==> v17: inputs <==
==> flow/design.v <==
`timescale 1ns / 10ps
module fir(
    input clk,                               
    input signed [15:0] noisy_signal,        
    output signed [15:0] filtered_signal     
);
    integer i, j;
    localparam [143:0] COEFFS = {16'h04F6,    
                                 16'h0AE4,    
                                 16'h1089,    
                                 16'h1469,    
                                 16'h160F,    
                                 16'h1496,    
                                 16'h1089,    
                                 16'h0AE4,    
                                 16'h04F6};   
    reg signed [15:0] delayed_signal [0:8];
    reg signed [31:0] prod  [0:8];
    reg signed [32:0] sum_0 [0:4];
    reg signed [33:0] sum_1 [0:2];
    reg signed [34:0] sum_2 [0:1];
    reg signed [35:0] sum_3;
    always @(posedge clk) begin
        delayed_signal[0] <= noisy_signal;
        for (i = 1; i <= 8; i = i + 1) begin
            delayed_signal[i] <= delayed_signal[i - 1];
        end
    end
    always @(posedge clk) begin
        for (j = 0; j <= 8; j = j + 1) begin
            prod[j] <= delayed_signal[j] * $signed(COEFFS[16*j +: 16]);
        end
    end
    always @(posedge clk) begin
        sum_0[0] <= prod[0] + prod[1];
        sum_0[1] <= prod[2] + prod[3];
        sum_0[2] <= prod[4] + prod[5];
        sum_0[3] <= prod[6] + prod[7];
        sum_0[4] <= prod[8];
    end
    always @(posedge clk) begin
        sum_1[0] <= sum_0[0] + sum_0[1];
        sum_1[1] <= sum_0[2] + sum_0[3];
        sum_1[2] <= sum_0[4];
    end
    always @(posedge clk) begin
        sum_2[0] <= sum_1[0] + sum_1[1];
        sum_2[1] <= sum_1[2];
    end
    always @(posedge clk) begin
        sum_3 <= sum_2[0] + sum_2[1];
    end
    assign filtered_signal = $signed(sum_3[35:14]);
endmodule
==> flow/run.sh <==
#!/bin/bash
# the make line also repeats each setting of config.mk as NAME=value (left out here)
make -C /OpenROAD-flow-scripts/flow DESIGN_CONFIG=/design/flow/config.mk WORK_HOME=/design/flow/orfs CLKGATE_MAP_FILE= finish
==> flow/config.mk <==
export PLATFORM = sky130hd
export DESIGN_NAME = fir
export DESIGN_NICKNAME = fir
export VERILOG_FILES = /design/flow/design.v
export SDC_FILE = /design/flow/constraint.sdc
export NUM_CORES = 4
export LEC_CHECK = 0
export ABC_AREA = 1
export CAP_MARGIN = 10
export CELL_PAD_IN_SITES_DETAIL_PLACEMENT = 1
export CELL_PAD_IN_SITES_GLOBAL_PLACEMENT = 1
export CORE_ASPECT_RATIO = 1.56
export CORE_MARGIN = 8
export CORE_UTILIZATION = 41
export CTS_CLUSTER_DIAMETER = 122
export GPL_TIMING_DRIVEN = 0
export MIN_ROUTING_LAYER = met2
export PLACE_DENSITY_LB_ADDON = 0.18
export SLEW_MARGIN = 0
export TNS_END_PERCENT = 50
==> flow/constraint.sdc <==
create_clock -name core_clock -period 6.53 [get_ports {clk}]
set_input_delay 1.3060 -clock core_clock [delete_from_list [all_inputs] [get_ports {clk}]]
set_output_delay 1.3060 -clock core_clock [all_outputs]
set_load 0.01 [all_outputs]
==> inputs of v5, as changes to v17 <==
- CAP_MARGIN: 10 -> 5
- CORE_UTILIZATION: 41 -> 56
- HOLD_SLACK_MARGIN: not set -> 0.15
- MIN_ROUTING_LAYER: met2 -> met1
- PLACE_DENSITY_LB_ADDON: 0.18 -> not set
==> changes_impl.md <==
## Flow update

- Status: failed layout checks
- Violated Checks: max-capacitance violations, max-slew violations
- Vias per cell: 5.448
- First-pass GRT wire length: 350,500 um
- Die area: 0.1291 sq mm
- Initial DRC Count: 2,343
- Maxcap violations: 2
- Max Slew Vio Count: 13
- WL final: 238,800 um
- Highest clock rate: 158.8 MHz
- WL met3: 9607 um
That was v5.
==> changes_impl.md <==
## Flow update

- Status: complete, no violations
- Initial DRC Count: 12,776
- Maxcap violations: 0
- First-pass GRT wire length: 352,100 um
- WL final: 229,600 um
- WL met3: 67,820 um
- Crit start category: register
- Area Overhead vs Synth: 9.291%
- Die area: 0.1740 sq mm
- Max Slew Vio Count: 0
- Highest clock rate: 172.4 MHz
- Vias per cell: 6.857
That was v17.

* * *

==> exp/juniper <==
Starts from the design.v that is shown in full above.
==> flow/config.mk <==
export PLATFORM = sky130hd
export DESIGN_NAME = fir
export DESIGN_NICKNAME = fir
export VERILOG_FILES = /design/flow/design.v
export SDC_FILE = /design/flow/constraint.sdc
export NUM_CORES = 4
export LEC_CHECK = 0
export ABC_AREA = 1
export CAP_MARGIN = 20
export CORE_ASPECT_RATIO = 1.41
export CORE_MARGIN = 2
export CORE_UTILIZATION = 72
export CTS_CLUSTER_DIAMETER = 329
export CTS_CLUSTER_SIZE = 97
export HOLD_SLACK_MARGIN = 0.13
export PLACE_DENSITY_LB_ADDON = 0.2
export SETUP_SLACK_MARGIN = -0.32
export SLEW_MARGIN = 20
==> flow/constraint.sdc <==
create_clock -name core_clock -period 3.31 [get_ports {clk}]
set_input_delay 0.6620 -clock core_clock [delete_from_list [all_inputs] [get_ports {clk}]]
set_output_delay 0.6620 -clock core_clock [all_outputs]
set_load 0.01 [all_outputs]
run.sh (not shown) runs the stock make flow with config.mk's settings and CLKGATE_MAP_FILE=.
==> exp/indigo (differences from exp/juniper) <==
- ABC_AREA: 1 -> not set
- CORE_ASPECT_RATIO: 1.41 -> not set
- CORE_UTILIZATION: 72 -> 66
- CTS_CLUSTER_DIAMETER: 329 -> not set
- CTS_CLUSTER_SIZE: 97 -> not set
- HOLD_SLACK_MARGIN: 0.13 -> not set
- PLACE_DENSITY: not set -> 0.35
- PLACE_DENSITY_LB_ADDON: 0.2 -> not set
- SETUP_SLACK_MARGIN: -0.32 -> not set
==> flow/constraint.sdc (replaced) <==
create_clock -name core_clock -period 5.05 [get_ports {clk}]
set_input_delay 1.0100 -clock core_clock [delete_from_list [all_inputs] [get_ports {clk}]]
set_output_delay 1.0100 -clock core_clock [all_outputs]
set_load 0.01 [all_outputs]
==> exp/yarrow (differences from exp/juniper) <==
- CORE_ASPECT_RATIO: 1.41 -> not set
- CORE_UTILIZATION: 72 -> 66
- CTS_CLUSTER_DIAMETER: 329 -> not set
- CTS_CLUSTER_SIZE: 97 -> 99
- HOLD_SLACK_MARGIN: 0.13 -> not set
- PLACE_DENSITY: not set -> 0.35
- PLACE_DENSITY_LB_ADDON: 0.2 -> not set
- SETUP_SLACK_MARGIN: -0.32 -> 1.19
==> flow/constraint.sdc (replaced) <==
create_clock -name core_clock -period 5.05 [get_ports {clk}]
set_input_delay 1.0100 -clock core_clock [delete_from_list [all_inputs] [get_ports {clk}]]
set_output_delay 1.0100 -clock core_clock [all_outputs]
set_load 0.01 [all_outputs]
==> comparison table <==
                                                                                   exp/yarrow                  exp/indigo                exp/juniper
CTS tree                                                                                 done                        done                          -
YS chip area                                                                        65900 µm²                   56100 µm²                  65900 µm²
Critical Path Max Stage Delay                                                         0.71 ns                     0.53 ns                          -
Period Utilization, post-route                                                          92.0%                        103%                          -
Buffer-and-inverter tally for the worst setup path                                          6                           6                          -
Nonclk inv count                                                                         2240                        1191                          -
Result of the run                                            no timing/DRC/antenna violations  complete, but fails checks  aborted with a tool error
Failing step                                                                                -                           -   global routing (5_1_grt)
Reasons for failing layout checks                                                           -        negative setup slack                          -
Worst r2r path cells                                                                       19                          22                          -
Endpoint, Worst Hold                                                     sum_2[1][15]$_DFF_P_        sum_2[1][22]$_DFF_P_                          -
Placed cell count                                                                       10400                        7168                      11000
Fraction of area in multi-input gates                                                   62.7%                       60.8%                          -
Finished Core Util                                                                      80.4%                       76.1%                          -
FFs & Latches                                                                             683                         683                          -
Weighted congestion reported at the end of routability-driven placement                 0.997                       0.913                       1.06
Inserted Diodes                                                                            12                           3                          -

* * *

==> v20: inputs <==
// fir: RTL as listed in full above, without the edits since
make LEC_CHECK=0 CAP_MARGIN=20 CORE_MARGIN=2 CORE_UTILIZATION=72 CTS_CLUSTER_DIAMETER=400 CTS_CLUSTER_SIZE=10 PLACE_DENSITY_LB_ADDON=0.08 SETUP_SLACK_MARGIN=0.48 SLEW_MARGIN=20 finish   # period 1.64 ns
==> v6: changes against v20 <==
- CAP_MARGIN: 20 -> 15
- CELL_PAD_IN_SITES_DETAIL_PLACEMENT: not set -> 0
- CELL_PAD_IN_SITES_GLOBAL_PLACEMENT: not set -> 0
- CORE_UTILIZATION: 72 -> 70
- CTS_CLUSTER_DIAMETER: 400 -> 328
- CTS_CLUSTER_SIZE: 10 -> 21
- GPL_TIMING_DRIVEN: not set -> 1
- MIN_ROUTING_LAYER: not set -> met1
- PLACE_DENSITY_LB_ADDON: 0.08 -> not set
- SETUP_SLACK_MARGIN: 0.48 -> 0.64
- SLEW_MARGIN: 20 -> 15
- TNS_END_PERCENT: not set -> 50
==> flow/constraint.sdc (replaced) <==
create_clock -name core_clock -period 4.8 [get_ports {clk}]
set_input_delay 0.9600 -clock core_clock [delete_from_list [all_inputs] [get_ports {clk}]]
set_output_delay 0.9600 -clock core_clock [all_outputs]
set_load 0.01 [all_outputs]
==> v32: changes against v20 <==
- CORE_MARGIN: 2 -> 6
- CORE_UTILIZATION: 72 -> 40
- CTS_CLUSTER_DIAMETER: 400 -> not set
- CTS_CLUSTER_SIZE: 10 -> 50
- GPL_TIMING_DRIVEN: not set -> 0
- HOLD_SLACK_MARGIN: not set -> 0.13
- MIN_ROUTING_LAYER: not set -> met1
- PLACE_DENSITY_LB_ADDON: 0.08 -> 0.02
- SETUP_SLACK_MARGIN: 0.48 -> 1.1
- SLEW_MARGIN: 20 -> 0
- TNS_END_PERCENT: not set -> 55
==> flow/constraint.sdc (replaced) <==
create_clock -name core_clock -period 6.0 [get_ports {clk}]
set_input_delay 1.2000 -clock core_clock [delete_from_list [all_inputs] [get_ports {clk}]]
set_output_delay 1.2000 -clock core_clock [all_outputs]
set_load 0.01 [all_outputs]
==> v30: changes against v20 <==
- ABC_AREA: not set -> 1
- CTS_CLUSTER_DIAMETER: 400 -> not set
- CTS_CLUSTER_SIZE: 10 -> 72
- PLACE_DENSITY_LB_ADDON: 0.08 -> not set
- SETUP_SLACK_MARGIN: 0.48 -> -0.07
==> flow/constraint.sdc (replaced) <==
create_clock -name core_clock -period 4.07 [get_ports {clk}]
set_input_delay 0.8140 -clock core_clock [delete_from_list [all_inputs] [get_ports {clk}]]
set_output_delay 0.8140 -clock core_clock [all_outputs]
set_load 0.01 [all_outputs]
==> results <==
|  | v30 | v6 | v20 | v32 |
|---|---|---|---|---|
| Result of the run | did not finish | finished with violations | did not finish | no timing/DRC/antenna violations |
| Failing step | 5_1_grt | - | 4_1_cts | - |
| Reasons for failing layout checks | - | negative setup slack | - | - |
| Comb/total area | - | 0.624 | - | 0.608 |
| Violation count after the first detailed-route iteration | - | 2412 | - | 1454 |
| Logic depth of the worst setup path including buffers | - | 22 | - | 22 |
| Post-route ant nets | - | 0 | - | 0 |
| TritonCTS clock tree | - | yes | - | yes |
| Deepest level of the CTS H-tree | 3 | 2 | - | 3 |
| Reg2reg setup slack | - | -0.52 ns | - | 0.62 ns |
| Tool warnings | - | 75 | - | 73 |
| Min-delay worst type | - | reg -> reg | - | reg -> reg |
| Final clock-cell share | - | 0.0160 | - | 0.0470 |
| Highest routing layer actually used | - | met4 | - | met4 |

* * *

==> zinc <==
RTL: the design.v shown in full above, as it stands there.
export LEC_CHECK = 0
export ABC_AREA = 1
export CAP_MARGIN = 20
export CORE_MARGIN = 2
export CORE_UTILIZATION = 71
export CTS_CLUSTER_DIAMETER = 231
export CTS_CLUSTER_SIZE = 41
export PLACE_DENSITY_LB_ADDON = 0.15
export SLEW_MARGIN = 20
create_clock -name core_clock -period 1.28 [get_ports {clk}]
==> ember (differences from zinc) <==
Settings changed: CORE_ASPECT_RATIO set to 1.41, CORE_UTILIZATION 71 to 72, CTS_CLUSTER_DIAMETER 231 to 329, CTS_CLUSTER_SIZE 41 to 81, HOLD_SLACK_MARGIN set to 0.13, PLACE_DENSITY_LB_ADDON 0.15 to 0.2.
==> flow/constraint.sdc (replaced) <==
create_clock -name core_clock -period 3.31 [get_ports {clk}]
set_input_delay 0.6620 -clock core_clock [delete_from_list [all_inputs] [get_ports {clk}]]
set_output_delay 0.6620 -clock core_clock [all_outputs]
set_load 0.01 [all_outputs]
==> notes <==
ember ended with an error in 5_1_grt. zinc failed in 4_1_cts (DPL-0033).
In synthesized cell count, zinc and ember do not differ.
Synthesized area is the same in zinc and ember.
Against zinc, the die size of ember is smaller by about 1.3%.

* * *

==> run A: inputs <==
RTL: the design.v shown in full above, as it stands there.
==> flow/config.mk <==
export PLATFORM = sky130hd
export DESIGN_NAME = fir
export DESIGN_NICKNAME = fir
export VERILOG_FILES = /design/flow/design.v
export SDC_FILE = /design/flow/constraint.sdc
export NUM_CORES = 4
export LEC_CHECK = 0
export ABC_AREA = 1
export CAP_MARGIN = 20
export CORE_MARGIN = 2
export CORE_UTILIZATION = 72
export CTS_CLUSTER_DIAMETER = 231
export CTS_CLUSTER_SIZE = 41
export PLACE_DENSITY_LB_ADDON = 0.21
export SLEW_MARGIN = 20
==> flow/constraint.sdc <==
create_clock -name core_clock -period 1.21 [get_ports {clk}]
set_input_delay 0.2420 -clock core_clock [delete_from_list [all_inputs] [get_ports {clk}]]
set_output_delay 0.2420 -clock core_clock [all_outputs]
set_load 0.01 [all_outputs]
==> run H: changes against run A <==
ABC_AREA = not set   (was 1)
CORE_MARGIN = 6   (was 2)
CORE_UTILIZATION = 40   (was 72)
CTS_CLUSTER_DIAMETER = not set   (was 231)
CTS_CLUSTER_SIZE = not set   (was 41)
MIN_ROUTING_LAYER = met1   (was not set)
PLACE_DENSITY_LB_ADDON = 0.02   (was 0.21)
==> flow/constraint.sdc (replaced) <==
create_clock -name core_clock -period 6.0 [get_ports {clk}]
set_input_delay 1.2000 -clock core_clock [delete_from_list [all_inputs] [get_ports {clk}]]
set_output_delay 1.2000 -clock core_clock [all_outputs]
set_load 0.01 [all_outputs]
==> run P: changes against run A <==
ABC_AREA = not set   (was 1)
CORE_UTILIZATION = 17   (was 72)
CTS_CLUSTER_DIAMETER = not set   (was 231)
CTS_CLUSTER_SIZE = not set   (was 41)
PLACE_DENSITY_LB_ADDON = not set   (was 0.21)
==> flow/constraint.sdc (replaced) <==
create_clock -name core_clock -period 5.7 [get_ports {clk}]
set_input_delay 1.1400 -clock core_clock [delete_from_list [all_inputs] [get_ports {clk}]]
set_output_delay 1.1400 -clock core_clock [all_outputs]
set_load 0.01 [all_outputs]
==> results <==
                                                                             run P                 run H                           run A
Synth Area in XOR/XNOR                                                       6.90%                 6.90%                           4.12%
Actual transition at the worst max-transition pin                         0.950 ns              0.989 ns                               -
Maximum number of pins on one net before global-route repair                    26                    26                               -
Final #Nets                                                                  7,413                 7,417                               -
Max incr delay on CP                                                       0.55 ns               0.60 ns                               -
Hold-critical path endpoint                                   sum_1[2][10]$_DFF_P_  sum_1[2][17]$_DFF_P_                               -
Postcts setup bufs                                                               0                     0                               -
RSZ-0062 raised after global routing                                           yes                    no                               -
Multi-input combinational gate total                                         3,852                 3,852                               -
Post-synth area from yosys stat                                       0.0561 sq mm          0.0561 sq mm                    0.0659 sq mm
Status                                                              finished clean        finished clean                  did not finish
Last stage reached                                                               -                     -  clock tree synthesis (4_1_cts)
Post-synthesis cell count from yosys                                         5,754                 5,754                           9,070
Number of nets at floorplan                                                  7,275                 7,275                          10,600
Finished layout cell area                                             0.0648 sq mm          0.0621 sq mm                               -
Mean area per synthesized cell                                          9.75 sq um            9.75 sq um                      7.26 sq um
Detailed Place HPWL                                                      98,700 um            111,000 um                      217,000 um
Count of pins over their slew limit                                              0                     0                               -
Multi-input logic portion of the cell area                                   58.4%                 60.9%                               -
Post-place setup slack                                                    0.185 ns              0.363 ns                        -3.37 ns
